<file path="design/flow/config.mk">
export PLATFORM = sky130hd
export DESIGN_NAME = ALU
export DESIGN_NICKNAME = ALU
export VERILOG_FILES = /design/flow/design.v
export SDC_FILE = /design/flow/constraint.sdc
export NUM_CORES = 4
export LEC_CHECK = 0
export CAP_MARGIN = 25
export CELL_PAD_IN_SITES_DETAIL_PLACEMENT = 0
export CORE_MARGIN = 2
export CORE_UTILIZATION = 66
export PLACE_DENSITY_LB_ADDON = 0.0
export SETUP_SLACK_MARGIN = 1.46
export SLEW_MARGIN = 20
export TNS_END_PERCENT = 5
</file>
<file path="design/flow/run.sh">
#!/bin/bash
# the make line also repeats each setting of config.mk as NAME=value (left out here)
make -C /OpenROAD-flow-scripts/flow DESIGN_CONFIG=/design/flow/config.mk WORK_HOME=/design/flow/orfs CLKGATE_MAP_FILE= finish
</file>
<file path="design/flow/design.v">
module ALU #(parameter w = 8) (
    clk, rst, CE, IN_valid, MODE, CMD, OPA, OPB, Cin,
    ERR, RES, OF, COUT, G, L, E);
    input clk;
    input rst;
    input CE;
    input [1:0] IN_valid;
    input MODE;
    input [3:0] CMD;
    input [w-1:0] OPA;
    input [w-1:0] OPB;
    input Cin;
    output reg ERR;
    output reg OF;
    output reg COUT;
    output reg G;
    output reg L;
    output reg E;
    output reg [2*w:0] RES;
reg [1:0] IN_valid_t;
reg [3:0] CMD_t;
reg MODE_t, Cin_t;
reg [w-1:0] OPA_t, OPB_t;
reg ERR_t, OF_t, COUT_t, G_t, L_t, E_t;
reg [2*w:0] RES_t, RES_m;
reg signed [w-1:0] sOPA, sOPB;
reg signed [2*w:0] sRES;
reg [$clog2(w)-1:0] shift_amount;
always @(posedge clk or posedge rst) begin  
    if(rst) begin
        OPA_t <= 0;
        OPB_t <= 0;
        Cin_t <= 0;
        IN_valid_t <= 0;
        MODE_t <= 0;
        CMD_t <= 0; end
     else if(CE) begin
        OPA_t <= OPA;
        OPB_t <= OPB;
        Cin_t <= Cin;
        IN_valid_t <= IN_valid;
        MODE_t <= MODE;
        CMD_t <= CMD; end   
end
always @(*) begin
    ERR_t = 0;    
    sOPA = 0;
    sOPB = 0;
    sRES = 0;
    shift_amount = 0;
    OF_t = 0;
    COUT_t = 0;
    G_t = 0;
    L_t = 0;
    E_t = 0;
    RES_t = 0;
    if(MODE_t) begin
        case(CMD_t)
            4'b0000: begin 
                        if(IN_valid_t == 2'b11) begin
                            RES_t = OPA_t + OPB_t;
                            COUT_t = RES_t[w]; end
                        else ERR_t = 1; end
            4'b0001: begin 
                        if(IN_valid_t == 2'b11) begin
                            RES_t = OPA_t - OPB_t;
                            OF_t = (OPA_t < OPB_t) ? 1 : 0; end
                        else ERR_t = 1; end
            4'b0010: begin 
                        if(IN_valid_t == 2'b11) begin
                            RES_t = OPA_t + OPB_t + Cin_t;
                            COUT_t = RES_t[w]; end
                        else ERR_t = 1; end
            4'b0011: begin 
                        if(IN_valid_t == 2'b11) begin
                            RES_t = OPA_t - OPB_t - Cin_t;
                            OF_t = (OPA_t < (OPB_t + Cin_t)); end
                        else ERR_t = 1; end
            4'b0100: begin 
                        if(IN_valid_t[0] == 1'b1) begin
                            RES_t = OPA_t + 1'b1;
                            COUT_t = RES_t[w]; end
                        else ERR_t = 1; end
            4'b0101: begin 
                        if(IN_valid_t[0] == 1'b1) begin
                            RES_t = OPA_t - 1'b1;
                            OF_t = RES_t[w]; end
                        else ERR_t = 1; end
            4'b0110: begin 
                        if(IN_valid_t[1] == 1'b1) begin
                            RES_t = OPB_t + 1'b1;
                            COUT_t = RES_t[w]; end
                        else ERR_t = 1; end
            4'b0111: begin 
                        if(IN_valid_t[1] == 1'b1) begin
                            RES_t = OPB_t - 1'b1;
                            OF_t = RES_t[w]; end
                        else ERR_t = 1; end
            4'b1000: begin 
                        if(IN_valid_t == 2'b11) begin
                            E_t = (OPA_t == OPB_t) ? 1 : 0;
                            L_t = (OPA_t < OPB_t) ? 1 : 0;
                            G_t = (OPA_t > OPB_t) ? 1 : 0; end
                        else ERR_t = 1; end
            4'b1001: begin 
                        if(IN_valid_t == 2'b11) begin
                            RES_t = (OPA_t + 1) * (OPB_t + 1); end
                        else ERR_t = 1; end
            4'b1010: begin 
                        if(IN_valid_t == 2'b11) begin
                            RES_t = (OPA_t << 1) * OPB_t; end
                        else ERR_t = 1; end
            4'b1011: begin
                        if(IN_valid_t == 2'b11) begin
                            sOPA = $signed(OPA_t);
                            sOPB = $signed(OPB_t);
                            sRES = sOPA + sOPB;
                            RES_t = sRES;
                            OF_t = ((sOPA[w-1] == sOPB[w-1]) && (sRES[w-1] != sOPA[w-1]));
                            E_t = (sOPA == sOPB) ? 1 : 0;
                            L_t = (sOPA < sOPB) ? 1 : 0;
                            G_t = (sOPA > sOPB) ? 1 : 0; end
                        else ERR_t = 1; end
            4'b1100: begin
                        if(IN_valid_t == 2'b11) begin
                            sOPA = $signed(OPA_t);
                            sOPB = $signed(OPB_t);
                            sRES = sOPA - sOPB;
                            RES_t = sRES;
                            OF_t = ((sOPA[w-1] != sOPB[w-1]) && (sRES[w-1] != sOPA[w-1]));
                            E_t = (sOPA == sOPB) ? 1 : 0;
                            L_t = (sOPA < sOPB) ? 1 : 0;
                            G_t = (sOPA > sOPB) ? 1 : 0; end
                        else ERR_t = 1; end
            default: begin
                        RES_t = 0;
                        COUT_t = 1'b0;
                        OF_t = 1'b0;
                        G_t = 1'b0;
                        E_t = 1'b0;
                        L_t = 1'b0;
                        ERR_t = 1'b1; end
             endcase
             end
    else begin 
        case(CMD_t)
          4'b0000: begin
                      if(IN_valid_t == 2'b11) begin
                          RES_t = OPA_t & OPB_t; end
                      else ERR_t = 1; end
          4'b0001: begin
                      if(IN_valid_t == 2'b11) begin
                          RES_t = ~(OPA_t & OPB_t);
                          RES_t[2*w-1 : 8] = 0; end
                      else ERR_t = 1; end
          4'b0010: begin
                      if(IN_valid_t == 2'b11) begin
                          RES_t = OPA_t | OPB_t; end
                      else ERR_t = 1; end
          4'b0011: begin
                      if(IN_valid_t == 2'b11) begin
                          RES_t = ~(OPA_t | OPB_t);
                          RES_t[2*w-1 : 8] = 0; end
                      else ERR_t = 1; end
          4'b0100: begin
                      if(IN_valid_t == 2'b11) begin
                          RES_t = OPA_t ^ OPB_t; end
                      else ERR_t = 1; end
          4'b0101: begin
                      if(IN_valid_t == 2'b11) begin
                          RES_t = ~(OPA_t ^ OPB_t);
                          RES_t[2*w-1 : 8] = 0; end
                      else ERR_t = 1; end
          4'b0110: begin
                      if(IN_valid_t[0] == 1'b1) begin
                          RES_t = ~OPA_t;
                          RES_t[2*w-1 : 8] = 0; end
                      else ERR_t = 1; end
          4'b0111: begin
                      if(IN_valid_t[1] == 1'b1) begin
                          RES_t = ~OPB_t;
                          RES_t[2*w-1 : 8] = 0; end
                      else ERR_t = 1; end
          4'b1000: begin
                      if(IN_valid_t[0] == 1'b1) begin
                          RES_t = OPA_t >> 1; end
                      else ERR_t = 1; end
          4'b1001: begin
                      if(IN_valid_t[0] == 1'b1) begin
                          RES_t = OPA_t << 1; end
                      else ERR_t = 1; end
          4'b1010: begin
                      if(IN_valid_t[1] == 1'b1) begin
                          RES_t = OPB_t >> 1; end
                      else ERR_t = 1; end
          4'b1011: begin
                      if(IN_valid_t[1] == 1'b1) begin
                          RES_t = OPB_t << 1; end
                      else ERR_t = 1; end
          4'b1100: begin 
                      if(IN_valid_t == 2'b11) begin
                          if( |(OPB_t[(w-1) : ($clog2(w)+1)]))
                               ERR_t = 1;
                          else begin
                               shift_amount = OPB_t[$clog2(w)-1:0];
                               RES_t = {1'b0, ((OPA_t << shift_amount) | OPA_t >> (w - shift_amount))}; end end
                      else  ERR_t = 1; end
          4'b1101: begin 
                      if(IN_valid_t == 2'b11) begin
                          if( |(OPB_t[(w-1) : ($clog2(w)+1)]))
                               ERR_t = 1;
                          else begin
                               shift_amount = OPB_t[$clog2(w)-1:0];
                               RES_t = {1'b0, ((OPA_t >> shift_amount) | OPA_t << (w - shift_amount))}; end end
                      else  ERR_t = 1; end
          default: begin
                        RES_t = 0;
                        ERR_t = 1'b1; end
             endcase
             end
end
always @(posedge clk or posedge rst) begin
    if (rst) begin
        RES  <= 0;
        COUT <= 0;
        OF   <= 0;
        G    <= 0;
        L    <= 0;
        E    <= 0;
        ERR  <= 0;
        RES_m <= 0;
    end 
    else if (CE) begin
        if ((CMD_t == 4'b1001 || CMD_t == 4'b1010) && MODE_t == 1) begin
            RES_m <= RES_t;
            RES <= RES_m;
        end
        else
            RES <= RES_t;
            COUT <= COUT_t;
            OF   <= OF_t;
            G    <= G_t;
            L    <= L_t;
            E    <= E_t;
            ERR  <= ERR_t;
  end
end
endmodule
</file>
<file path="design/flow/constraint.sdc">
create_clock -name core_clock -period 5.23 [get_ports {clk}]
set_input_delay 1.0460 -clock core_clock [delete_from_list [all_inputs] [get_ports {clk}]]
set_output_delay 1.0460 -clock core_clock [all_outputs]
set_load 0.01 [all_outputs]
</file>
==> flow_summary.ini, run 1 <==
; implementation run metrics
[yosys]
synth-simple-area-share = 0.214
syn_area_per_cell_sq_um = 7.74
syn_area_sq_um = 11700
ys_top_cells_by_area = fa_1, dfrtp_1, ha_1
mux_share = 0.0313
top_area_cell = fa_1
topCombFamilyByArea = adder cells
floorplan.nets = 1747
synth_cells = 1517
ys_area_sq_um = 11700
ys_seq_share = 0.136
top_area_frac = 0.148
xor_share = 0.0631
ys.flop_type = dfrtp_1
ys.flops = 64
edf_count = 0
adder_share = 0.272
yosys.area_share.aoi = 0.203
post-synth-top-count-cell = nor2_1
synth_cell_types = 82
ys_cells = 1517
async_flop_share = 1.00
ys.warnings.count = 1
common_cells = nor2_1, nand2_1, inv_1

[setup_path]
path_max_fanout = 7
worst-path-buf-inv = 6
path_cells = buf_6 > nand4_1 > nor3_2 > xnor2_2 > buf_4 > nor2_1 > fa_1 > fa_1 > fa_1 > inv_1 > fa_1 > inv_1 > ha_4 > nor3_1 > nor2_2 > o41ai_4 > buf_4 > buf_4 > xnor2_1 > a22oi_1 > o21ai_1 > o21a_1
cp-end-kind = flip-flop
cpMostUsedCell = fa_1
slowest_stage = fa_1
reg2reg_depth = 22
setup.worst_path.start = OPB_t[3]
crit_cells = 22
critPathArrivalTime_ps = 5740
worstReg2RegStart = OPB_t[3]
crit_type = reg -> reg
crit_path_end = RES_m[12]
worstSetupStartpointType = flip-flop
required_ps = 5520
r2r_slack_ps = -230
reg2reg_to = RES_m[12]
cp_top_family = adder cells
slowest_delay_ps = 560

[routing]
vias = 13500
drt_iter0_markers = 2352
drc = 0
ant_nets = 0
drt_pass1_iterations = 11
wire_per_inst_um = 26.7
avgViaCountPerCell = 7.25
routed_wirelength_mm = 49.8

[cts]
cts.hold.buffers_added = 0
htreeDepth = 3
cts.sinks = 64
worstSkewPairLatency_ps = 360
numCtsBuffers = 9
path_clk_slew_ps = 60
clock_path_buffers = 2
cts_root_buffer = clkbuf_16
cts_tree = done

[global_routing]
grt_pass1_wl_mm = 71.5
busiest_layer = met2
antenna_found_initial = 5
use_met2 = 0.737
grt.met3_usage = 0.188
grt_overflow = 0
grt.total_usage = 0.509
grt_max_degree = 46
use_met1 = 0.624
grt_pass1_vias = 12700

[power_and_ir_drop]
ir_drop_mv = 0.752
p_seq_uw = 620
switchingPower_uw = 2750
power_frac_clock = 0.120
power_density_nw_per_um2 = 373
intPower_uw = 2550
p_seq_frac = 0.117
power_frac_comb = 0.763
p_leak_uw = 0.00643
powerClk_uw = 636
power_leader = combinational cells
sw_frac_of_total = 0.519
pg_comb_uw = 4050

[sta]
rsz0062_at_grt = true
finalSetupViolations = 16
finalWorstSetupSlack_ps = -225
hold_violations = 0
finalClockPeriodUsage = 1.04
max_slew_margin = 0.182
fmax_mhz = 183
worst_pin_slew_ps = 1230
slew_viol_final = 0
setup_tns_ps = -1940
fin_crit_ps = 5460
clock_skew_ps = 8.27

[placed_design]
hpwl_mm = 35.5
io_buffer_count = 49
dpl.cell_count = 1820
routabilityCongestion = 1.11
placed_area_sq_um = 13300

[min_path]
holdPathEnd = RES_m[1]
hold_class = reg -> reg
hp-start = RES_m[1]
hold_path_depth = 2

[die]
die_h_um = 137
fp.dieArea_sq_um = 18900
die_x_um = 137
rows = 48
fp_util = 0.676
ios = 50
placeableCoreArea_sq_um = 17400

[cells_and_area]
area.sequential_sq_um = 1610
fillers = 1071
area_growth_pct = 21.1
finalNonFillerCells = 1863
finalNetCount = 1859
area.combinational_sq_um = 9830
finish.instance_area_sq_um = 14200

[status]
outcome = finished with violations
violations = setup timing

[flow_run]
maxCapViolations = 0
warning_count = 49
-- routing by layer --
metal | wire length [um] | up-vias
met3 | 7940 | 441
met4 | 5020 | 4
li1 | - | 5504
met2 | 20000 | 1324
met5 | 123 | -
met1 | 16700 | 6243
-- stage by stage --
step	setup WS, ps	util	hold slack, ps	total power, uW
after CTS	-11.0	0.799	483	4710
after floorplan	63.9	-	440	2800
final	-225	0.819	480	5300
after detailed placement	-129	0.765	467	3940
after global routing	-360	0.819	506	5560
after global placement	26.5	0.765	454	3820
-- cell type report --
| type | count | share of cell area |
|---|---|---|
| clock inverter | 7 | 0.00510 |
| timing repair buffer | 188 | 0.111 |
| multi-input combinational | 1208 | 0.692 |
| sequential | 64 | 0.113 |
| antenna | 4 | 0.000704 |
| tap | 225 | 0.0198 |
| inverter | 158 | 0.0431 |
| clock buffer | 9 | 0.0158 |
-- repair_timing --
| item | CTS | global route |
|---|---|---|
| endpoints found under the setup margin | 27 | 32 |
| pin swaps | 57 | 44 |
| setup buffers | 15 | 8 |
| resized | 56 | 55 |
==> run 2: changes to the inputs <==
- ABC_AREA: default -> 1
- CAP_MARGIN: 25 -> 20
- CELL_PAD_IN_SITES_DETAIL_PLACEMENT: 0 -> default
- CORE_UTILIZATION: 66 -> 72
- CTS_CLUSTER_DIAMETER: default -> 370
- CTS_CLUSTER_SIZE: default -> 10
- HOLD_SLACK_MARGIN: default -> 0.26
- PLACE_DENSITY: default -> 0.42
- PLACE_DENSITY_LB_ADDON: 0.0 -> default
- SETUP_SLACK_MARGIN: 1.46 -> 0.87
- TNS_END_PERCENT: 5 -> 15
- clock period: 5.23 -> 2.96 ns (I/O delays scaled with it)
==> flow_summary.ini, run 2 <==
; implementation run metrics
[die]
ios = 50
fp_util = 0.739
die_x_um = 135
placeableCoreArea_sq_um = 16600
fp.dieArea_sq_um = 18100
die_h_um = 135
rows = 47

[yosys]
topCombFamilyByArea = simple AND/OR/NAND/NOR gates
xor_share = 0.0204
floorplan.nets = 2100
ys_seq_share = 0.130
mux_share = 0
ys_area_sq_um = 12300
synth_cells = 1870
common_cells = nand2_1, inv_1, nor2_1
post-synth-top-count-cell = nand2_1
synth_cell_types = 63
syn_area_per_cell_sq_um = 6.57
ys.flops = 64
ys_cells = 1870
synth-simple-area-share = 0.312
syn_area_sq_um = 12300
adder_share = 0.260
ys.flop_type = dfrtp_1
ys_top_cells_by_area = nand2_1, fa_1, dfrtp_1
edf_count = 0
ys.warnings.count = 1
top_area_cell = nand2_1
top_area_frac = 0.152
yosys.area_share.aoi = 0.145
async_flop_share = 1.00

[placed_design]
routabilityCongestion = 1.20
place_ws_ps = -2200
hpwl_mm = 38.8
placed_area_sq_um = 14600
io_buffer_count = 49

[cts]
numCtsBuffers = 9
cts_root_buffer = clkbuf_16
clock_path_buffers = 2
htreeDepth = 3
cts.sinks = 64

[global_routing]
grt.total_usage = 0.911
grt_overflow = 364

[status]
outcome = stopped before the end
stop_error = [ERROR GRT-0232] Routing congestion too high. Check the congestion heatmap in the GUI.
stop_stage = 5_1_grt
run 2: stage by stage:
step | cells | TNS, ps | hold WS (ps) | total power (uW) | util
floorplan | 1870 | -41020 | 449 | 4790 | -
global placement | 2292 | -46930 | 463 | 6740 | 0.875
detailed placement | 2292 | -53810 | 462 | 7080 | 0.875
CTS | 2318 | -49550 | 486 | 8620 | 0.912
run 2: per-layer routing:
metal  GRT overflow  GRT usage
met1             22      0.889
met2            202       1.03
met3             21      0.816
met4            115      0.940
met5              4      0.608
run 2: timing repair:
item,CTS
resized,54
pin swaps,19
hold buffers,0
setup buffers,10
setup endpoints to repair,38
==> run 3: changes to the inputs <==
- ABC_AREA: 1 -> default
- CAP_MARGIN: 20 -> 25
- CELL_PAD_IN_SITES_DETAIL_PLACEMENT: default -> 0
- CORE_UTILIZATION: 72 -> 56
- CTS_CLUSTER_DIAMETER: 370 -> default
- CTS_CLUSTER_SIZE: 10 -> default
- HOLD_SLACK_MARGIN: 0.26 -> default
- PLACE_DENSITY: 0.42 -> 0.67
- SETUP_SLACK_MARGIN: 0.87 -> -0.7
- TNS_END_PERCENT: 15 -> default
- clock period: 2.96 -> 4.88 ns (I/O delays scaled with it)
==> flow_summary.ini, run 3 <==
; implementation run metrics
[sta]
worst_pin_slew_ps = 1070
finalSetupViolations = 22
clock_skew_ps = 13.2
fmax_mhz = 182
slew_viol_final = 0
max_slew_margin = 0.278
finalWorstSetupSlack_ps = -612
fin_crit_ps = 5490
finalClockPeriodUsage = 1.13
hold_violations = 0

[yosys]
syn_area_per_cell_sq_um = 7.74
synth_cell_types = 82
mux_share = 0.0313
ys_seq_share = 0.136
ys.warnings.count = 1
top_area_frac = 0.148
ys_area_sq_um = 11700
edf_count = 0
topCombFamilyByArea = adder cells
yosys.area_share.aoi = 0.203
synth-simple-area-share = 0.214
post-synth-top-count-cell = nor2_1
ys.flop_type = dfrtp_1
ys_top_cells_by_area = fa_1, dfrtp_1, ha_1
common_cells = nor2_1, nand2_1, inv_1
async_flop_share = 1.00
floorplan.nets = 1747
adder_share = 0.272
top_area_cell = fa_1
ys_cells = 1517
xor_share = 0.0631
ys.flops = 64
syn_area_sq_um = 11700
synth_cells = 1517

[setup_path]
slowest_stage = fa_1
slowest_delay_ps = 550
setup.worst_path.start = OPB_t[2]
required_ps = 5130
reg2reg_to = RES[16]
path_cells = buf_4 > buf_4 > xor2_4 > buf_4 > nand2_1 > fa_1 > inv_1 > ha_1 > ha_1 > inv_1 > fa_1 > inv_1 > ha_1 > fa_1 > a21o_1 > a22o_1 > o41ai_4 > o21ai_2 > and2_4 > o21ai_2 > a211oi_2 > o31ai_1
crit_path_end = RES[16]
reg2reg_depth = 22
cp-end-kind = flip-flop
worstReg2RegStart = OPB_t[2]
worst-path-buf-inv = 6
path_max_fanout = 6
crit_cells = 22
crit_type = reg -> reg
cp_top_family = adder cells
r2r_slack_ps = -610
critPathArrivalTime_ps = 5750
worstSetupStartpointType = flip-flop

[power_and_ir_drop]
pg_comb_uw = 4060
intPower_uw = 2660
p_seq_frac = 0.123
power_leader = combinational cells
p_leak_uw = 0.00666
power_density_nw_per_um2 = 372
power_frac_clock = 0.116
switchingPower_uw = 2680
powerClk_uw = 621
p_seq_uw = 655
sw_frac_of_total = 0.501
power_frac_comb = 0.761
ir_drop_mv = 0.602
power_uw = 5340

[cts]
worstSkewPairLatency_ps = 350
cts.sinks = 64
clock_path_buffers = 2
path_clk_slew_ps = 60
cts_root_buffer = clkbuf_16
htreeDepth = 3
cts_tree = done
numCtsBuffers = 9
cts.hold.buffers_added = 0

[placed_design]
placed_area_sq_um = 13700
place_ws_ps = -705
routabilityCongestion = 1.04
io_buffer_count = 49
hpwl_mm = 37.9

[global_routing]
antenna_found_initial = 1
grt_max_degree = 47
grt.total_usage = 0.433
grt_overflow = 0
grt_pass1_vias = 12300
grt_pass1_wl_mm = 72.1

[die]
fp.dieArea_sq_um = 22100
die_x_um = 149
fp_util = 0.575
ios = 50
die_h_um = 149
placeableCoreArea_sq_um = 20400
rows = 52

[routing]
drt_pass1_iterations = 8
drc = 0
ant_nets = 0
vias = 12900
routed_wirelength_mm = 49.0
wire_per_inst_um = 24.9
drt_iter0_markers = 1752
avgViaCountPerCell = 6.55

[min_path]
holdPathEnd = COUT
hold_class = reg -> reg
hp-start = COUT
hold_path_depth = 1

[cells_and_area]
finish.utilization = 0.702
area_growth_pct = 22.2
finalNetCount = 1918
finish.instance_area_sq_um = 14400

[status]
violations = setup timing
outcome = finished with violations

[flow_run]
maxCapViolations = 0
warning_count = 46
[run 3: what timing repair did]
item | 4_1_cts | 5_1_grt
pin swaps | 0 | 23
resized | 1 | 60
setup buffers | 0 | 15
endpoints found under the setup margin | 1 | 18
[run 3: layer usage]
layer,wire (um),global-route usage,up-vias
met5,11,0,-
met4,2580,0.187,2
met3,6420,0.153,203
met2,21500,0.663,894
met1,18500,0.557,6138
li1,-,-,5635
[run 3: per-stage QoR]
step	instances	setup TNS, ps	hold slack [ps]
after floorplan	1517	-7990	440
after global placement	1940	-6670	456
after detailed placement	1940	-10650	469
after CTS	1956	-10710	483
after global routing	1963	-13600	504
final	1964	-9350	484
[run 3: cell type report]
class	count	area, sq um
tap	270	338
inverter	158	596
antenna	1	2.50
clock inverter	7	48.8
timing repair buffer	247	1980
clock buffer	9	225
fill	1613	6080
sequential	64	1610
multi-input combinational	1208	9550
==> run 4: changes to the inputs <==
- CAP_MARGIN: 25 -> 20
- CELL_PAD_IN_SITES_DETAIL_PLACEMENT: 0 -> default
- CORE_UTILIZATION: 56 -> 57
- PLACE_DENSITY: 0.67 -> default
- SETUP_SLACK_MARGIN: -0.7 -> default
- clock period: 4.88 -> 3.47 ns (I/O delays scaled with it)
==> flow_summary.ini, run 4 <==
; implementation run metrics
[setup_path]
setup.worst_path.start = OPA_t[0]
crit_type = reg -> reg
reg2reg_depth = 20
slowest_stage = fa_1
worstReg2RegStart = OPA_t[0]
critPathArrivalTime_ps = 5480
cp-end-kind = flip-flop
worstSetupStartpointType = flip-flop
slowest_delay_ps = 550
required_ps = 3700
crit_path_end = RES[14]
path_max_fanout = 3
crit_cells = 20
cp_top_family = adder cells
path_cells = ha_4 > nand3_1 > nor2_4 > xnor2_1 > nor2_1 > fa_1 > fa_1 > fa_1 > inv_1 > fa_1 > inv_1 > ha_4 > and3_4 > a22o_4 > nor2_4 > xnor2_2 > a22oi_2 > o221ai_2 > and2_4 > a221o_1
worst-path-buf-inv = 2
cpMostUsedCell = fa_1
reg2reg_to = RES[14]
r2r_slack_ps = -1780

[cts]
cts_root_buffer = clkbuf_16
clock_path_buffers = 2
path_clk_slew_ps = 80
numCtsBuffers = 9
cts_tree = done
cts.sinks = 64
htreeDepth = 3
worstSkewPairLatency_ps = 360

[flow_run]
maxCapViolations = 0
warning_count = 52

[routing]
wire_per_inst_um = 23.9
avgViaCountPerCell = 6.43
drc = 0
diodes = 0
vias = 13400
routed_wirelength_mm = 49.9
ant_nets = 0
drt_iter0_markers = 1991
drt_pass1_iterations = 7

[yosys]
mux_share = 0.0313
syn_area_sq_um = 11700
async_flop_share = 1.00
ys.flop_type = dfrtp_1
synth_cells = 1517
adder_share = 0.272
top_area_cell = fa_1
edf_count = 0
floorplan.nets = 1747
post-synth-top-count-cell = nor2_1
ys.flops = 64
common_cells = nor2_1, nand2_1, inv_1
synth-simple-area-share = 0.214
ys.warnings.count = 1
ys_top_cells_by_area = fa_1, dfrtp_1, ha_1
ys_area_sq_um = 11700
synth_cell_types = 82
xor_share = 0.0631
top_area_frac = 0.148
ys_cells = 1517
yosys.area_share.aoi = 0.203
ys_seq_share = 0.136
topCombFamilyByArea = adder cells
syn_area_per_cell_sq_um = 7.74

[power_and_ir_drop]
p_seq_frac = 0.106
p_leak_uw = 0.00736
ir_drop_mv = 0.516
power_leader = combinational cells
pg_comb_uw = 6710
power_frac_clock = 0.124
powerClk_uw = 1080
p_seq_uw = 921
sw_frac_of_total = 0.483
intPower_uw = 4500
switchingPower_uw = 4210
power_frac_comb = 0.770
power_density_nw_per_um2 = 550

[min_path]
hold_class = reg -> reg
hp-start = RES_m[10]
hold_path_depth = 2
holdPathEnd = RES_m[10]

[sta]
finalClockPeriodUsage = 1.51
max_slew_margin = 0.302
setup_tns_ps = -40800
rsz0062_at_grt = true
finalSetupViolations = 31
hold_violations = 0
finalWorstSetupSlack_ps = -1780
timing.hold.ws_ps = 481
fin_crit_ps = 5250
clock_skew_ps = 18.8
slew_viol_final = 0
worst_pin_slew_ps = 1040
fmax_mhz = 190

[die]
die_h_um = 148
fp_util = 0.580
placeableCoreArea_sq_um = 20200
fp.dieArea_sq_um = 21800
rows = 52
die_x_um = 148
ios = 50

[status]
violations = setup timing
outcome = finished with violations

[cells_and_area]
fillers = 1415
area_growth_pct = 34.8
finalNonFillerCells = 2086
finalNetCount = 2041

[global_routing]
antenna_found_initial = 0
grt_pass1_vias = 13200
grt_pass1_wl_mm = 74.7
grt_overflow = 0
grt.total_usage = 0.450
grt_max_degree = 46

[placed_design]
dpl.cell_count = 2049
io_buffer_count = 49
routabilityCongestion = 1.11
hpwl_mm = 38.6
[run 4: final cells by class]
class,instances,area [sq um],share of cell area
Timing Repair Buffer,370,2960,0.187
Tap cell,270,338,0.0213
Clock inverter,7,103,0.00648
Clock buffer,9,225,0.0142
Multi-Input combinational cell,1208,9980,0.630
Sequential cell,64,1610,0.102
Inverter,158,617,0.0390
[run 4: routing by layer]
layer / vias to the layer above / wire length (um) / global-route usage
met1: 6407 / 18100 / 0.552
met2: 903 / 21800 / 0.689
met3: 226 / 6540 / 0.159
met5: - / 0 / 0
li1: 5868 / - / -
met4: 0 / 3520 / 0.258
[run 4: repair_timing]
item | 4_1_cts | 5_1_grt
resized | 64 | 62
pin swaps | 24 | 50
setup buffers | 11 | 12
hold endpoints to repair | 0 | 0
hold buffers | 0 | 0
cloned | 0 | 0
endpoints found under the setup margin | 30 | 32
[run 4: stage by stage]
stage	area (sq um)	setup WS, ps	utilization	power, uW
final	15800	-1780	0.782	8710
after global routing	15800	-1920	0.782	9220
after CTS	15500	-1680	0.765	8080
after detailed placement	14800	-1840	0.730	6710
after global placement	14800	-1670	0.730	6550
after floorplan	12100	-1700	-	4270
==> run 5: changes to the inputs <==
- ABC_AREA: default -> 1
- CELL_PAD_IN_SITES_DETAIL_PLACEMENT: default -> 1
- CORE_MARGIN: 2 -> 10
- CORE_UTILIZATION: 57 -> 62
- CTS_CLUSTER_DIAMETER: default -> 278
- CTS_CLUSTER_SIZE: default -> 12
- GPL_ROUTABILITY_DRIVEN: default -> 0
- GPL_TIMING_DRIVEN: default -> 0
- MIN_ROUTING_LAYER: default -> met1
- SETUP_SLACK_MARGIN: default -> 0.4
- TNS_END_PERCENT: default -> 70
- clock period: 3.47 -> 9.96 ns (I/O delays scaled with it)
==> flow_summary.ini, run 5 <==
; implementation run metrics
[yosys]
yosys.area_share.aoi = 0.145
edf_count = 0
syn_area_sq_um = 12300
ys.flops = 64
xor_share = 0.0204
ys_seq_share = 0.130
post-synth-top-count-cell = nand2_1
ys_area_sq_um = 12300
adder_share = 0.260
mux_share = 0
ys.warnings.count = 1
synth_cell_types = 63
ys_top_cells_by_area = nand2_1, fa_1, dfrtp_1
synth_cells = 1870
top_area_cell = nand2_1
syn_area_per_cell_sq_um = 6.57
common_cells = nand2_1, inv_1, nor2_1
async_flop_share = 1.00
synth-simple-area-share = 0.312
floorplan.nets = 2100
ys.flop_type = dfrtp_1
top_area_frac = 0.152
topCombFamilyByArea = simple AND/OR/NAND/NOR gates
ys_cells = 1870

[status]
stop_error = [ERROR DPL-0033] detailed placement checks failed during check placement.
outcome = stopped before the end
stop_stage = 3_5_place_dp

[die]
placeableCoreArea_sq_um = 19500
fp.dieArea_sq_um = 25900
ios = 50
rows = 51
die_h_um = 161
fp_util = 0.632
die_x_um = 161

[placed_design]
io_buffer_count = 48
## run 5: stage by stage
stage / setup WS, ps / instance area (sq um) / std cells / total power (uW) / hold WS [ps]
floorplan: 4720 / 12300 / 1870 / 1320 / 449
global placement: 3210 / 13100 / 2183 / 1690 / 463
==> run 6: changes to the inputs <==
- ABC_AREA: 1 -> default
- CAP_MARGIN: 20 -> 10
- CELL_PAD_IN_SITES_DETAIL_PLACEMENT: 1 -> default
- CORE_MARGIN: 10 -> 2
- CORE_UTILIZATION: 62 -> 49
- CTS_CLUSTER_DIAMETER: 278 -> 357
- CTS_CLUSTER_SIZE: 12 -> default
- GPL_ROUTABILITY_DRIVEN: 0 -> default
- GPL_TIMING_DRIVEN: 0 -> default
- HOLD_SLACK_MARGIN: default -> 0.13
- MAX_ROUTING_LAYER: default -> met4
- MIN_ROUTING_LAYER: met1 -> default
- SETUP_SLACK_MARGIN: 0.4 -> 1.29
- TNS_END_PERCENT: 70 -> default
- clock period: 9.96 -> 6.0 ns (I/O delays scaled with it)
==> flow_summary.ini, run 6 <==
; implementation run metrics
[sta]
finalSetupViolations = 0
worst_pin_slew_ps = 1060
timing.hold.ws_ps = 472
fmax_mhz = 191
hold_violations = 0
slew_viol_final = 0
clock_skew_ps = 12.2
max_slew_margin = 0.287
fin_crit_ps = 5230
finalClockPeriodUsage = 0.872
setup_tns_ps = 0
rsz0062_at_grt = true

[yosys]
ys_cells = 1517
syn_area_per_cell_sq_um = 7.74
common_cells = nor2_1, nand2_1, inv_1
ys.flops = 64
ys_top_cells_by_area = fa_1, dfrtp_1, ha_1
topCombFamilyByArea = adder cells
async_flop_share = 1.00
adder_share = 0.272
mux_share = 0.0313
top_area_frac = 0.148
ys_seq_share = 0.136
ys_area_sq_um = 11700
top_area_cell = fa_1
synth-simple-area-share = 0.214
ys.flop_type = dfrtp_1
syn_area_sq_um = 11700
yosys.area_share.aoi = 0.203
xor_share = 0.0631
synth_cell_types = 82
edf_count = 0
synth_cells = 1517
post-synth-top-count-cell = nor2_1
floorplan.nets = 1747
ys.warnings.count = 1

[cells_and_area]
finish.utilization = 0.608
finalNetCount = 1834
finalNonFillerCells = 1929
finish.instance_area_sq_um = 14300
area_growth_pct = 21.5

[power_and_ir_drop]
p_seq_frac = 0.124
power_frac_clock = 0.125
power_leader = combinational cells
intPower_uw = 2120
sw_frac_of_total = 0.507
ir_drop_mv = 0.477
switchingPower_uw = 2180
pg_comb_uw = 3230
power_frac_comb = 0.751
p_leak_uw = 0.00633
powerClk_uw = 540
power_density_nw_per_um2 = 302
p_seq_uw = 533

[setup_path]
cpMostUsedCell = buf_4
path_cells = buf_4 > buf_4 > xor2_1 > buf_4 > nand2_1 > fa_1 > inv_1 > ha_1 > ha_1 > inv_2 > fa_1 > inv_2 > ha_4 > fa_2 > a21o_1 > a22o_4 > o41ai_4 > o21ai_2 > and2_4 > o21ai_4 > a211oi_4 > o31ai_1
path_max_fanout = 8
slowest_stage = fa_1
worst-path-buf-inv = 6
cp-end-kind = flip-flop
slowest_delay_ps = 550
worstReg2RegStart = OPB_t[2]
reg2reg_depth = 22
crit_path_end = RES[16]
crit_cells = 22
critPathArrivalTime_ps = 5480
worstSetupStartpointType = flip-flop
required_ps = 6250
setup.worst_path.start = OPB_t[2]
crit_type = reg -> reg
reg2reg_to = RES[16]
cp_top_family = adder cells
r2r_slack_ps = 770

[routing]
wl_met3_mm = 4.95
highest_layer = met4
avgViaCountPerCell = 6.30
drt_iter0_markers = 1454
routed_wirelength_mm = 47.3
wl_met2_mm = 20.2
ant_nets = 0
drc = 0
drt_pass1_iterations = 8
vias = 12200
wl_met1_mm = 19.4
wire_per_inst_um = 24.5

[placed_design]
io_buffer_count = 49
hpwl_mm = 36.0
routabilityCongestion = 1.02
placed_area_sq_um = 13000
dpl.cell_count = 1865

[cts]
cts_tree = done
numCtsBuffers = 9
cts.sinks = 64
htreeDepth = 3
cts.hold.buffers_added = 0
path_clk_slew_ps = 70
worstSkewPairLatency_ps = 350
cts_root_buffer = clkbuf_16
clock_path_buffers = 2

[global_routing]
grt_overflow = 0
antenna_found_initial = 1
grt_pass1_vias = 11800
grt_pass1_wl_mm = 72.2
grt.total_usage = 0.386
grt_max_degree = 65

[die]
die_h_um = 159
rows = 56
placeableCoreArea_sq_um = 23500
fp.dieArea_sq_um = 25200
die_x_um = 159
fp_util = 0.500
ios = 50

[min_path]
hold_path_depth = 2
hp-start = RES_m[3]
holdPathEnd = RES_m[3]
hold_class = reg -> reg

[status]
outcome = no timing/DRC/antenna violations

[flow_run]
maxCapViolations = 0
warning_count = 49
[run 6: repair_timing]
| action | CTS | global route |
|---|---|---|
| resized | 66 | 47 |
| endpoints found under the setup margin | 24 | 24 |
| buffers inserted | 34 | 13 |
| pin swaps | 30 | 37 |
[run 6: area by class of cell]
type / count / area (sq um)
multi-input cells: 1208 / 9950
fillers: 2128 / 9200
flip-flops and latches: 64 / 1610
repair buffers: 163 / 1400
inverters: 158 / 632
well taps: 319 / 399
clock buffers: 10 / 239
clock inverters: 6 / 43.8
diodes: 1 / 2.50
[run 6: per-layer routing]
layer,vias to the layer above,track usage
met1,5895,0.502
li1,5451,-
met4,0,0.177
met2,655,0.566
met3,156,0.0990
met5,-,-
[run 6: through the flow]
stage,power [uW],setup slack [ps]
2_1_floorplan,2460,834
3_3_place_gp,3340,601
3_5_place_dp,3370,469
4_1_cts,4070,748
5_1_grt,4630,582
6_report,4310,770
==> run 7: changes to the inputs <==
- CAP_MARGIN: 10 -> 20
- CORE_UTILIZATION: 49 -> 66
- CTS_CLUSTER_DIAMETER: 357 -> default
- HOLD_SLACK_MARGIN: 0.13 -> default
- MAX_ROUTING_LAYER: met4 -> default
- SETUP_SLACK_MARGIN: 1.29 -> -0.29
- clock period: 6.0 -> 5.44 ns (I/O delays scaled with it)
==> flow_summary.ini, run 7 <==
; implementation run metrics
[status]
outcome = finished with violations
violations = setup timing

[power_and_ir_drop]
sw_frac_of_total = 0.516
p_leak_uw = 0.00619
pg_comb_uw = 3170
power_frac_clock = 0.139
p_seq_uw = 586
powerClk_uw = 606
switchingPower_uw = 2250
p_seq_frac = 0.134
intPower_uw = 2110
power_uw = 4360
power_leader = combinational cells
power_frac_comb = 0.727
power_density_nw_per_um2 = 326
ir_drop_mv = 0.486

[yosys]
edf_count = 0
syn_area_sq_um = 11700
topCombFamilyByArea = adder cells
ys_cells = 1517
syn_area_per_cell_sq_um = 7.74
synth_cell_types = 82
yosys.area_share.aoi = 0.203
adder_share = 0.272
ys_seq_share = 0.136
ys.flops = 64
ys.flop_type = dfrtp_1
ys.warnings.count = 1
xor_share = 0.0631
floorplan.nets = 1747
top_area_cell = fa_1
mux_share = 0.0313
synth_cells = 1517
common_cells = nor2_1, nand2_1, inv_1
ys_top_cells_by_area = fa_1, dfrtp_1, ha_1
synth-simple-area-share = 0.214
ys_area_sq_um = 11700
async_flop_share = 1.00
top_area_frac = 0.148
post-synth-top-count-cell = nor2_1

[sta]
max_slew_margin = 0.287
finalClockPeriodUsage = 1.03
fin_crit_ps = 5580
fmax_mhz = 179
clock_skew_ps = 14.3
slew_viol_final = 0
finalSetupViolations = 7
hold_violations = 0
rsz0062_at_grt = true
finalWorstSetupSlack_ps = -139
worst_pin_slew_ps = 1070

[setup_path]
crit_path_end = RES[10]
critPathArrivalTime_ps = 5820
path_cells = nand4_1 > buf_4 > or3_1 > fa_1 > fa_1 > inv_1 > fa_1 > inv_1 > fa_1 > inv_1 > ha_1 > and3_1 > a22o_1 > nor2_1 > xnor2_1 > a22oi_1 > o221ai_1 > and2_1 > a221o_1
worstSetupStartpointType = flip-flop
path_max_fanout = 6
crit_type = reg -> reg
cp_top_family = adder cells
slowest_delay_ps = 550
reg2reg_depth = 19
setup.worst_path.start = OPB_t[2]
r2r_slack_ps = -140
crit_cells = 19
worstReg2RegStart = OPB_t[2]
worst-path-buf-inv = 4
reg2reg_to = RES[10]
required_ps = 5680
slowest_stage = fa_1
cpMostUsedCell = fa_1
cp-end-kind = flip-flop

[placed_design]
placed_area_sq_um = 13000
io_buffer_count = 49
hpwl_mm = 34.8
routabilityCongestion = 1.11

[min_path]
hold_path_depth = 2
hp-start = RES_m[10]
holdPathEnd = RES_m[10]
hold_class = reg -> reg

[die]
placeableCoreArea_sq_um = 17400
fp_util = 0.676
fp.dieArea_sq_um = 18900
die_h_um = 137
rows = 48
ios = 50
die_x_um = 137

[routing]
routed_wirelength_mm = 44.9
drt_iter0_markers = 1997
vias = 12600
avgViaCountPerCell = 6.90
wire_per_inst_um = 24.5
ant_nets = 0
drt_pass1_iterations = 11
drc = 0

[cts]
clock_path_buffers = 2
htreeDepth = 3
numCtsBuffers = 9
cts_tree = done
cts.sinks = 64
cts_root_buffer = clkbuf_16
worstSkewPairLatency_ps = 360
cts.hold.buffers_added = 0
path_clk_slew_ps = 60

[cells_and_area]
finalNetCount = 1828
area_growth_pct = 14.0
finish.utilization = 0.771
finish.instance_area_sq_um = 13400

[global_routing]
grt.total_usage = 0.487
grt_pass1_vias = 12100
grt_max_degree = 65
antenna_found_initial = 1
grt_pass1_wl_mm = 68.5
grt_overflow = 0

[flow_run]
warning_count = 49
maxCapViolations = 0
## run 7: final cells by class
cell class | instances | area [sq um]
Antenna cell | 1 | 2.50
Clock buffer | 9 | 225
Clock inverter | 7 | 71.3
Fill cell | 1258 | 3980
Inverter | 158 | 593
Multi-Input combinational cell | 1208 | 9280
Sequential cell | 64 | 1600
Tap cell | 225 | 282
Timing Repair Buffer | 157 | 1320
## run 7: layer usage
metal / vias to the layer above / routed length (um) / GRT usage
met5: - / 0 / 0
met4: 0 / 3000 / 0.265
met3: 283 / 6850 / 0.204
met2: 1009 / 18600 / 0.714
met1: 5882 / 16400 / 0.607
li1: 5439 / - / -
## run 7: through the flow
step	worst slack, ps	setup TNS [ps]	hold slack, ps	std cells
global route	-300	-3620	498	1828
floorplan	-284	-1020	440	1517
CTS	-171	-959	471	1827
finish	-139	-473	469	1829
detailed placement	-175	-915	458	1811
global placement	17.0	0	454	1811
## run 7: timing repair
action	in CTS	in global routing
gates resized	0	11
setup endpoints to repair	0	13
setup buffers	0	1
==> run 8: changes to the inputs <==
- CAP_MARGIN: 20 -> 25
- CELL_PAD_IN_SITES_DETAIL_PLACEMENT: default -> 0
- CORE_UTILIZATION: 66 -> 72
- PLACE_DENSITY: default -> 0.67
- SETUP_SLACK_MARGIN: -0.29 -> -0.38
- clock period: 5.44 -> 4.96 ns (I/O delays scaled with it)
==> flow_summary.ini, run 8 <==
; implementation run metrics
[yosys]
floorplan.nets = 1747
common_cells = nor2_1, nand2_1, inv_1
ys.flop_type = dfrtp_1
ys.warnings.count = 1
yosys.area_share.aoi = 0.203
adder_share = 0.272
ys_area_sq_um = 11700
post-synth-top-count-cell = nor2_1
syn_area_sq_um = 11700
async_flop_share = 1.00
xor_share = 0.0631
ys_cells = 1517
ys_seq_share = 0.136
ys_top_cells_by_area = fa_1, dfrtp_1, ha_1
top_area_frac = 0.148
synth_cells = 1517
synth_cell_types = 82
mux_share = 0.0313
edf_count = 0
topCombFamilyByArea = adder cells
syn_area_per_cell_sq_um = 7.74
synth-simple-area-share = 0.214
top_area_cell = fa_1
ys.flops = 64

[placed_design]
routabilityCongestion = 1.17
hpwl_mm = 36.1
place_ws_ps = -681
placed_area_sq_um = 13500
io_buffer_count = 49

[die]
die_x_um = 132
placeableCoreArea_sq_um = 15900
fp_util = 0.739
ios = 50
rows = 46
fp.dieArea_sq_um = 17300
die_h_um = 132

[status]
stop_stage = 5_1_grt
stop_error = [ERROR GRT-0232] Routing congestion too high. Check the congestion heatmap in the GUI.
outcome = stopped before the end

[cts]
clock_path_buffers = 2
cts_root_buffer = clkbuf_16
numCtsBuffers = 9
htreeDepth = 3
cts.sinks = 64

[global_routing]
grt_overflow = 61
grt.total_usage = 0.744
-- run 8: layer usage --
layer,overflow,GRT usage
met1,1,0.746
met3,0,0.574
met4,27,0.764
met2,33,0.923
met5,0,0.120
-- run 8: stage by stage --
stage | std cells | total power, uW
detailed placement | 1864 | 4390
global placement | 1864 | 4150
floorplan | 1517 | 2850
CTS | 1892 | 5360
-- run 8: timing repair --
action,in CTS
hold buffers,0
hold endpoints to repair,0
cloned,0
buffers inserted,14
gates resized,54
endpoints found under the setup margin,19
pin swaps,31
==> run 9: changes to the inputs <==
- ABC_AREA: default -> 1
- CORE_UTILIZATION: 72 -> 56
- HOLD_SLACK_MARGIN: default -> 0.3
- SETUP_SLACK_MARGIN: -0.38 -> -0.7
- clock period: 4.96 -> 3.33 ns (I/O delays scaled with it)
==> flow_summary.ini, run 9 <==
; implementation run metrics
[die]
die_x_um = 152
ios = 50
placeableCoreArea_sq_um = 21700
die_h_um = 152
rows = 54
fp_util = 0.567
fp.dieArea_sq_um = 23200

[sta]
slew_viol_final = 0
max_slew_margin = 0.409
rsz0062_at_grt = true
hold_violations = 0
clock_skew_ps = 16.3
fin_crit_ps = 5090
fmax_mhz = 196
finalClockPeriodUsage = 1.53
worst_pin_slew_ps = 884
finalSetupViolations = 30
finalWorstSetupSlack_ps = -1760
timing.hold.ws_ps = 482

[routing]
routed_wirelength_mm = 51.8
drc = 0
diodes = 0
vias = 14400
wire_per_inst_um = 21.8
drt_pass1_iterations = 6
ant_nets = 0
drt_iter0_markers = 1779
avgViaCountPerCell = 6.05

[power_and_ir_drop]
intPower_uw = 4040
p_seq_uw = 983
pg_comb_uw = 6100
p_seq_frac = 0.121
powerClk_uw = 1050
power_frac_clock = 0.129
power_frac_comb = 0.750
power_uw = 8130
ir_drop_mv = 0.577
power_leader = combinational cells
switchingPower_uw = 4090
sw_frac_of_total = 0.503
p_leak_uw = 0.00810
power_density_nw_per_um2 = 526

[yosys]
ys_seq_share = 0.130
ys.flops = 64
ys.warnings.count = 1
yosys.area_share.aoi = 0.145
syn_area_per_cell_sq_um = 6.57
ys.flop_type = dfrtp_1
ys_cells = 1870
post-synth-top-count-cell = nand2_1
top_area_frac = 0.152
synth_cells = 1870
adder_share = 0.260
top_area_cell = nand2_1
floorplan.nets = 2100
mux_share = 0
ys_top_cells_by_area = nand2_1, fa_1, dfrtp_1
synth_cell_types = 63
ys_area_sq_um = 12300
topCombFamilyByArea = simple AND/OR/NAND/NOR gates
edf_count = 0
common_cells = nand2_1, inv_1, nor2_1
synth-simple-area-share = 0.312
xor_share = 0.0204
syn_area_sq_um = 12300
async_flop_share = 1.00

[status]
outcome = finished with violations
violations = setup timing

[cts]
numCtsBuffers = 9
cts.sinks = 64
cts_tree = done
cts_root_buffer = clkbuf_16
htreeDepth = 3
cts.hold.buffers_added = 0
clock_path_buffers = 2
path_clk_slew_ps = 70
worstSkewPairLatency_ps = 360

[flow_run]
warning_count = 49
maxCapViolations = 0

[setup_path]
path_max_fanout = 5
path_cells = ha_4 > nand3_4 > nor2_4 > xor2_4 > buf_6 > nor2_1 > fa_1 > fa_1 > fa_1 > inv_1 > fa_1 > inv_1 > ha_4 > nand2_2 > o21a_1 > o21bai_1 > o21ai_1 > nand4_1 > nand2_1 > o21ai_1 > nand2_1 > nand2_1 > nand2_1
worstReg2RegStart = OPB_t[1]
r2r_slack_ps = -1760
required_ps = 3580
crit_type = reg -> reg
critPathArrivalTime_ps = 5340
setup.worst_path.start = OPB_t[1]
worst-path-buf-inv = 3
reg2reg_depth = 23
cp-end-kind = flip-flop
slowest_stage = fa_1
worstSetupStartpointType = flip-flop
crit_path_end = RES[16]
crit_cells = 23
cp_top_family = adder cells
slowest_delay_ps = 530
reg2reg_to = RES[16]

[placed_design]
hpwl_mm = 40.5
place_ws_ps = -1830
io_buffer_count = 49
routabilityCongestion = 1.07

[min_path]
hp-start = RES_m[3]
hold_path_depth = 2
hold_class = reg -> reg
holdPathEnd = RES_m[3]

[cells_and_area]
finish.utilization = 0.713
finalNetCount = 2323
fillers = 1836
area_growth_pct = 25.7

[global_routing]
antenna_found_initial = 1
grt_pass1_vias = 14300
grt_max_degree = 50
grt.total_usage = 0.441
grt_overflow = 0
grt_pass1_wl_mm = 79.2
-- run 9: layout make-up --
| class | count | area, sq um | share of cell area |
|---|---|---|---|
| flip-flops and latches | 64 | 1610 | 0.104 |
| clock inverters | 7 | 78.8 | 0.00510 |
| well taps | 280 | 350 | 0.0227 |
| repair buffers | 284 | 2300 | 0.149 |
| multi-input cells | 1405 | 9650 | 0.624 |
| inverters | 329 | 1250 | 0.0809 |
| clock buffers | 9 | 225 | 0.0146 |
-- run 9: repair_timing --
action	in CTS	in global routing
resized	54	62
endpoints found under the setup margin	26	26
setup buffers	7	10
pin swaps	19	37
-- run 9: stage by stage --
stage	TNS [ps]	instances	area, sq um
after global placement	-39530	2345	14600
after floorplan	-29120	1870	12600
final	-41190	2378	15500
after detailed placement	-42340	2345	14600
after CTS	-38050	2368	15200
after global routing	-46020	2378	15500
-- run 9: layer usage --
metal / GRT usage / vias to the layer above / share of wire / routed length, um
li1: - / 6464 / - / -
met1: 0.540 / 6629 / 0.37 / 18900
met2: 0.680 / 990 / 0.43 / 22300
met3: 0.120 / 297 / 0.12 / 6100
met4: 0.300 / 0 / 0.086 / 4460
met5: 0 / - / 0 / 0
==> run 10: changes to the inputs <==
- CAP_MARGIN: 25 -> 20
- CELL_PAD_IN_SITES_DETAIL_PLACEMENT: 0 -> default
- CORE_UTILIZATION: 56 -> 69
- CTS_CLUSTER_DIAMETER: default -> 36
- CTS_CLUSTER_SIZE: default -> 94
- HOLD_SLACK_MARGIN: 0.3 -> default
- PLACE_DENSITY: 0.67 -> default
- PLACE_DENSITY_LB_ADDON: default -> 0.26
- SETUP_SLACK_MARGIN: -0.7 -> -0.29
- clock period: 3.33 -> 4.85 ns (I/O delays scaled with it)
==> flow_summary.ini, run 10 <==
; implementation run metrics
[die]
ios = 50
die_h_um = 137
placeableCoreArea_sq_um = 17400
rows = 48
fp_util = 0.708
die_x_um = 137
fp.dieArea_sq_um = 18900

[yosys]
edf_count = 0
xor_share = 0.0204
ys_top_cells_by_area = nand2_1, fa_1, dfrtp_1
mux_share = 0
ys_cells = 1870
top_area_frac = 0.152
async_flop_share = 1.00
post-synth-top-count-cell = nand2_1
yosys.area_share.aoi = 0.145
common_cells = nand2_1, inv_1, nor2_1
synth-simple-area-share = 0.312
ys_area_sq_um = 12300
top_area_cell = nand2_1
syn_area_sq_um = 12300
ys.flop_type = dfrtp_1
synth_cell_types = 63
floorplan.nets = 2100
ys.warnings.count = 1
topCombFamilyByArea = simple AND/OR/NAND/NOR gates
ys_seq_share = 0.130
synth_cells = 1870
ys.flops = 64
syn_area_per_cell_sq_um = 6.57
adder_share = 0.260

[cts]
htreeDepth = 3
numCtsBuffers = 9
cts.sinks = 64
cts_root_buffer = clkbuf_16
cts.hold.buffers_added = 0
clock_path_buffers = 2

[status]
stop_error = [ERROR GRT-0232] Routing congestion too high. Check the congestion heatmap in the GUI.
stop_stage = 5_1_grt
outcome = stopped before the end

[placed_design]
dpl.cell_count = 2214
hpwl_mm = 37.4
routabilityCongestion = 1.19
io_buffer_count = 49

[global_routing]
grt_overflow = 11
grt.total_usage = 0.740
-- run 10: through the flow --
stage	setup slack [ps]	instance area, sq um	setup TNS (ps)
2_1_floorplan	-282	12300	-3290
3_3_place_gp	-337	13700	-4490
3_5_place_dp	-488	13700	-8070
4_1_cts	-269	14200	-4760
-- run 10: repair_timing --
item | CTS
resized | 20
buffers inserted | 3
endpoints found under the setup margin | 20
pin swaps | 10
-- run 10: routing by layer --
metal | GRT usage | overflow
met5 | 0.525 | 0
met4 | 0.653 | 4
met3 | 0.620 | 0
met2 | 0.866 | 7
met1 | 0.763 | 0
==> run 11: changes to the inputs <==
- ABC_AREA: 1 -> default
- CORE_UTILIZATION: 69 -> 72
- CTS_CLUSTER_DIAMETER: 36 -> 28
- CTS_CLUSTER_SIZE: 94 -> 61
- PLACE_DENSITY_LB_ADDON: 0.26 -> 0.01
- SETUP_SLACK_MARGIN: -0.29 -> default
- clock period: 4.85 -> 4.77 ns (I/O delays scaled with it)
==> flow_summary.ini, run 11 <==
; implementation run metrics
[yosys]
ys_cells = 1517
topCombFamilyByArea = adder cells
synth-simple-area-share = 0.214
synth_cell_types = 82
syn_area_per_cell_sq_um = 7.74
top_area_frac = 0.148
floorplan.nets = 1747
mux_share = 0.0313
ys_seq_share = 0.136
yosys.area_share.aoi = 0.203
ys.flops = 64
common_cells = nor2_1, nand2_1, inv_1
ys_top_cells_by_area = fa_1, dfrtp_1, ha_1
syn_area_sq_um = 11700
ys_area_sq_um = 11700
synth_cells = 1517
post-synth-top-count-cell = nor2_1
edf_count = 0
top_area_cell = fa_1
async_flop_share = 1.00
ys.warnings.count = 1
xor_share = 0.0631
adder_share = 0.272
ys.flop_type = dfrtp_1

[cts]
htreeDepth = 3
clock_path_buffers = 2
cts.sinks = 64
cts_root_buffer = clkbuf_16
numCtsBuffers = 9

[die]
ios = 50
rows = 46
placeableCoreArea_sq_um = 15900
fp_util = 0.739
die_x_um = 132
fp.dieArea_sq_um = 17300
die_h_um = 132

[status]
stop_error = [ERROR GRT-0232] Routing congestion too high. Check the congestion heatmap in the GUI.
outcome = stopped before the end
stop_stage = 5_1_grt

[global_routing]
grt_overflow = 711
grt.total_usage = 0.921

[placed_design]
io_buffer_count = 49
hpwl_mm = 34.6
routabilityCongestion = 1.21
run 11: per-stage QoR:
step                instances  total power [uW]  setup slack (ps)  hold WS [ps]  cell area, sq um
floorplan                1517              3090              -396           440             12100
detailed placement       1871              4570              -698           458             13700
CTS                      1906              5730              -572           471             14600
global placement         1871              4340              -350           453             13700
run 11: what timing repair did:
item | in CTS
hold buffers | 0
resized | 96
endpoints found under the setup margin | 22
pin swaps | 73
buffers inserted | 22
run 11: metal layers:
| layer | overflow | global-route usage |
|---|---|---|
| met4 | 216 | 1.02 |
| met3 | 31 | 0.751 |
| met1 | 38 | 0.882 |
| met5 | 6 | 0.409 |
| met2 | 420 | 1.10 |
==> run 12: changes to the inputs <==
- ABC_AREA: default -> 1
- CORE_ASPECT_RATIO: default -> 0.7
- CTS_CLUSTER_DIAMETER: 28 -> default
- CTS_CLUSTER_SIZE: 61 -> 98
- PLACE_DENSITY: default -> 0.38
- PLACE_DENSITY_LB_ADDON: 0.01 -> default
- SETUP_SLACK_MARGIN: default -> 1.29
- TNS_END_PERCENT: default -> 10
- clock period: 4.77 -> 5.25 ns (I/O delays scaled with it)
==> flow_summary.ini, run 12 <==
; implementation run metrics
[status]
outcome = stopped before the end
stop_stage = 5_1_grt
stop_error = [ERROR GRT-0232] Routing congestion too high. Check the congestion heatmap in the GUI.

[yosys]
async_flop_share = 1.00
mux_share = 0
ys_cells = 1870
syn_area_per_cell_sq_um = 6.57
ys_seq_share = 0.130
common_cells = nand2_1, inv_1, nor2_1
floorplan.nets = 2100
ys_area_sq_um = 12300
synth_cell_types = 63
topCombFamilyByArea = simple AND/OR/NAND/NOR gates
ys.flops = 64
syn_area_sq_um = 12300
synth_cells = 1870
ys_top_cells_by_area = nand2_1, fa_1, dfrtp_1
xor_share = 0.0204
synth-simple-area-share = 0.312
ys.warnings.count = 1
ys.flop_type = dfrtp_1
adder_share = 0.260
top_area_frac = 0.152
yosys.area_share.aoi = 0.145
top_area_cell = nand2_1
edf_count = 0
post-synth-top-count-cell = nand2_1

[placed_design]
placed_area_sq_um = 13200
io_buffer_count = 49
dpl.cell_count = 2121
routabilityCongestion = 1.21
hpwl_mm = 35.6

[cts]
cts_root_buffer = clkbuf_16
clock_path_buffers = 2
cts.sinks = 64
htreeDepth = 3
numCtsBuffers = 9

[die]
ios = 50
rows = 39
fp.dieArea_sq_um = 18200
die_h_um = 113
placeableCoreArea_sq_um = 16500
fp_util = 0.745
die_x_um = 160

[global_routing]
grt_overflow = 31
grt.total_usage = 0.738
run 12: through the flow:
stage / hold WS, ps / worst slack [ps] / setup TNS [ps] / total power [uW]
floorplan: 449 / 576 / 0 / 2680
global placement: 463 / 96.4 / 0 / 3320
detailed placement: 472 / -85.4 / -154 / 3440
CTS: 488 / 330 / 0 / 4500
run 12: repair_timing:
action / 4_1_cts
setup buffers: 37
hold buffers: 0
resized: 99
pin swaps: 66
endpoints found under the hold margin: 0
endpoints found under the setup margin: 26
run 12: routing by layer:
metal  GRT overflow  global-route usage
met1              2               0.761
met3              1               0.627
met2             17               0.886
met5              0               0.289
met4             11               0.655
==> run 13: changes to the inputs <==
- ABC_AREA: 1 -> default
- CORE_ASPECT_RATIO: 0.7 -> 1.62
- CORE_MARGIN: 2 -> 8
- CORE_UTILIZATION: 72 -> 61
- CTS_CLUSTER_DIAMETER: default -> 332
- PLACE_DENSITY: 0.38 -> 0.35
- SETUP_SLACK_MARGIN: 1.29 -> default
- clock period: 5.25 -> 6.0 ns (I/O delays scaled with it)
==> flow_summary.ini, run 13 <==
; implementation run metrics
[status]
outcome = no timing/DRC/antenna violations

[die]
rows = 64
fp_util = 0.621
fp.dieArea_sq_um = 24100
die_x_um = 125
die_h_um = 193
placeableCoreArea_sq_um = 18900
ios = 50

[yosys]
topCombFamilyByArea = adder cells
top_area_frac = 0.148
synth-simple-area-share = 0.214
edf_count = 0
floorplan.nets = 1747
ys_area_sq_um = 11700
ys.flops = 64
async_flop_share = 1.00
post-synth-top-count-cell = nor2_1
synth_cells = 1517
ys.flop_type = dfrtp_1
top_area_cell = fa_1
syn_area_sq_um = 11700
adder_share = 0.272
xor_share = 0.0631
ys_top_cells_by_area = fa_1, dfrtp_1, ha_1
yosys.area_share.aoi = 0.203
syn_area_per_cell_sq_um = 7.74
synth_cell_types = 82
ys_cells = 1517
ys_seq_share = 0.136
common_cells = nor2_1, nand2_1, inv_1
ys.warnings.count = 1
mux_share = 0.0313

[cts]
worstSkewPairLatency_ps = 340
cts_resized = 0
cts_root_buffer = clkbuf_16
cts.sinks = 64
clock_path_buffers = 2
path_clk_slew_ps = 70
cts_tree = done
post_cts_buffers = 0
cts.hold.buffers_added = 0
numCtsBuffers = 9
htreeDepth = 3

[sta]
timing.hold.ws_ps = 476
finalClockPeriodUsage = 0.968
setup_tns_ps = 0
worst_pin_slew_ps = 1250
clock_skew_ps = 12.6
slew_viol_final = 0
fin_crit_ps = 5810
max_slew_margin = 0.161
hold_violations = 0
finalWorstSetupSlack_ps = 194
fmax_mhz = 172
finalSetupViolations = 0

[min_path]
hold_path_depth = 2
holdPathEnd = RES_m[2]
hold_class = reg -> reg
hp-start = RES_m[2]

[power_and_ir_drop]
p_seq_uw = 538
power_uw = 3770
p_seq_frac = 0.143
power_leader = combinational cells
powerClk_uw = 599
switchingPower_uw = 1930
sw_frac_of_total = 0.513
intPower_uw = 1840
power_density_nw_per_um2 = 289
ir_drop_mv = 0.297
p_leak_uw = 0.00596
power_frac_clock = 0.159
power_frac_comb = 0.698
pg_comb_uw = 2630

[flow_run]
maxCapViolations = 0
warning_count = 48

[global_routing]
antenna_found_initial = 0
grt_overflow = 0
grt_max_degree = 65
grt.total_usage = 0.400
grt_pass1_vias = 12400
grt_pass1_wl_mm = 72.8

[setup_path]
worstReg2RegStart = OPA_t[3]
setup.worst_path.start = OPA_t[3]
reg2reg_to = RES[16]
crit_type = reg -> reg
critPathArrivalTime_ps = 6030
cp_top_family = adder cells
slowest_stage = fa_1
path_max_fanout = 17
worstSetupStartpointType = flip-flop
worst-path-buf-inv = 3
slowest_delay_ps = 550
r2r_slack_ps = 190
path_cells = buf_4 > ha_1 > fa_1 > ha_1 > inv_1 > fa_1 > fa_1 > inv_1 > ha_1 > o21ai_0 > o21ai_0 > a21o_1 > a22o_1 > o41a_1 > xnor2_1 > a211oi_1 > o31ai_1
cp-end-kind = flip-flop
reg2reg_depth = 17
required_ps = 6230
crit_path_end = RES[16]
crit_cells = 17

[routing]
ant_nets = 0
drt_iter0_markers = 1462
vias = 12400
wire_per_inst_um = 27.1
drc = 0
diodes = 0
routed_wirelength_mm = 48.6
avgViaCountPerCell = 6.93
drt_pass1_iterations = 8

[cells_and_area]
finish.instance_area_sq_um = 13000
finalNetCount = 1785
area_growth_pct = 11.1
fillers = 1594

[placed_design]
hpwl_mm = 37.3
place_ws_ps = 63.6
placed_area_sq_um = 12700
routabilityCongestion = 1.05
io_buffer_count = 49
## run 13: layer usage
layer / track usage / vias to the layer above / part of all wire
met2: 0.675 / 857 / 0.47
li1: - / 5357 / -
met4: 0.326 / 0 / 0.095
met3: 0.0882 / 299 / 0.11
met5: 0 / - / 0
met1: 0.429 / 5897 / 0.33
## run 13: per-stage QoR
stage                     instances   util
after global routing           1791  0.690
final                          1791  0.690
after CTS                      1790  0.687
after floorplan                1517      -
after detailed placement       1774  0.670
after global placement         1774  0.670
## run 13: final cells by class
type | count | area (sq um) | area share
sequential | 64 | 1600 | 0.123
timing repair buffer | 114 | 971 | 0.0744
multi-input combinational | 1208 | 9260 | 0.710
inverter | 158 | 593 | 0.0455
tap | 231 | 289 | 0.0222
clock inverter | 7 | 103 | 0.00787
clock buffer | 9 | 225 | 0.0173
==> run 14: changes to the inputs <==
- ABC_AREA: default -> 1
- CORE_ASPECT_RATIO: 1.62 -> default
- CORE_MARGIN: 8 -> 2
- CORE_UTILIZATION: 61 -> 69
- CTS_CLUSTER_DIAMETER: 332 -> 372
- PLACE_DENSITY: 0.35 -> 0.36
- TNS_END_PERCENT: 10 -> 15
- clock period: 6.0 -> 3.35 ns (I/O delays scaled with it)
==> flow_summary.ini, run 14 <==
; implementation run metrics
[status]
outcome = stopped before the end
stop_stage = 5_1_grt
stop_error = [ERROR GRT-0232] Routing congestion too high. Check the congestion heatmap in the GUI.

[cts]
htreeDepth = 3
cts.sinks = 64
cts_root_buffer = clkbuf_16
numCtsBuffers = 9
cts.hold.buffers_added = 0
clock_path_buffers = 2

[yosys]
ys_top_cells_by_area = nand2_1, fa_1, dfrtp_1
topCombFamilyByArea = simple AND/OR/NAND/NOR gates
ys.warnings.count = 1
ys_cells = 1870
async_flop_share = 1.00
xor_share = 0.0204
adder_share = 0.260
ys.flops = 64
mux_share = 0
syn_area_per_cell_sq_um = 6.57
post-synth-top-count-cell = nand2_1
ys.flop_type = dfrtp_1
top_area_frac = 0.152
synth_cell_types = 63
common_cells = nand2_1, inv_1, nor2_1
yosys.area_share.aoi = 0.145
syn_area_sq_um = 12300
edf_count = 0
synth-simple-area-share = 0.312
top_area_cell = nand2_1
ys_area_sq_um = 12300
synth_cells = 1870
floorplan.nets = 2100
ys_seq_share = 0.130

[placed_design]
routabilityCongestion = 1.20
io_buffer_count = 49
hpwl_mm = 37.0

[die]
rows = 48
die_x_um = 137
fp.dieArea_sq_um = 18900
ios = 50
die_h_um = 137
fp_util = 0.708
placeableCoreArea_sq_um = 17400

[global_routing]
grt_overflow = 162
grt.total_usage = 0.823
[run 14: per-stage QoR]
step	worst slack [ps]	instances	cell area, sq um	utilization	power, uW
after detailed placement	-1770	2285	14500	0.833	6130
after CTS	-1610	2319	15300	0.880	7710
after global placement	-1620	2285	14500	0.833	5930
after floorplan	-1320	1870	12500	-	4190
[run 14: repair_timing]
item | 4_1_cts
setup endpoints to repair | 28
cloned | 0
buffers inserted | 19
gates resized | 94
pin swaps | 77
[run 14: routing by layer]
metal / GRT usage / overflow
met1: 0.810 / 7
met2: 0.955 / 86
met3: 0.709 / 6
met4: 0.825 / 63
met5: 0.503 / 0
Power is estimated from default activity; no workload was simulated.
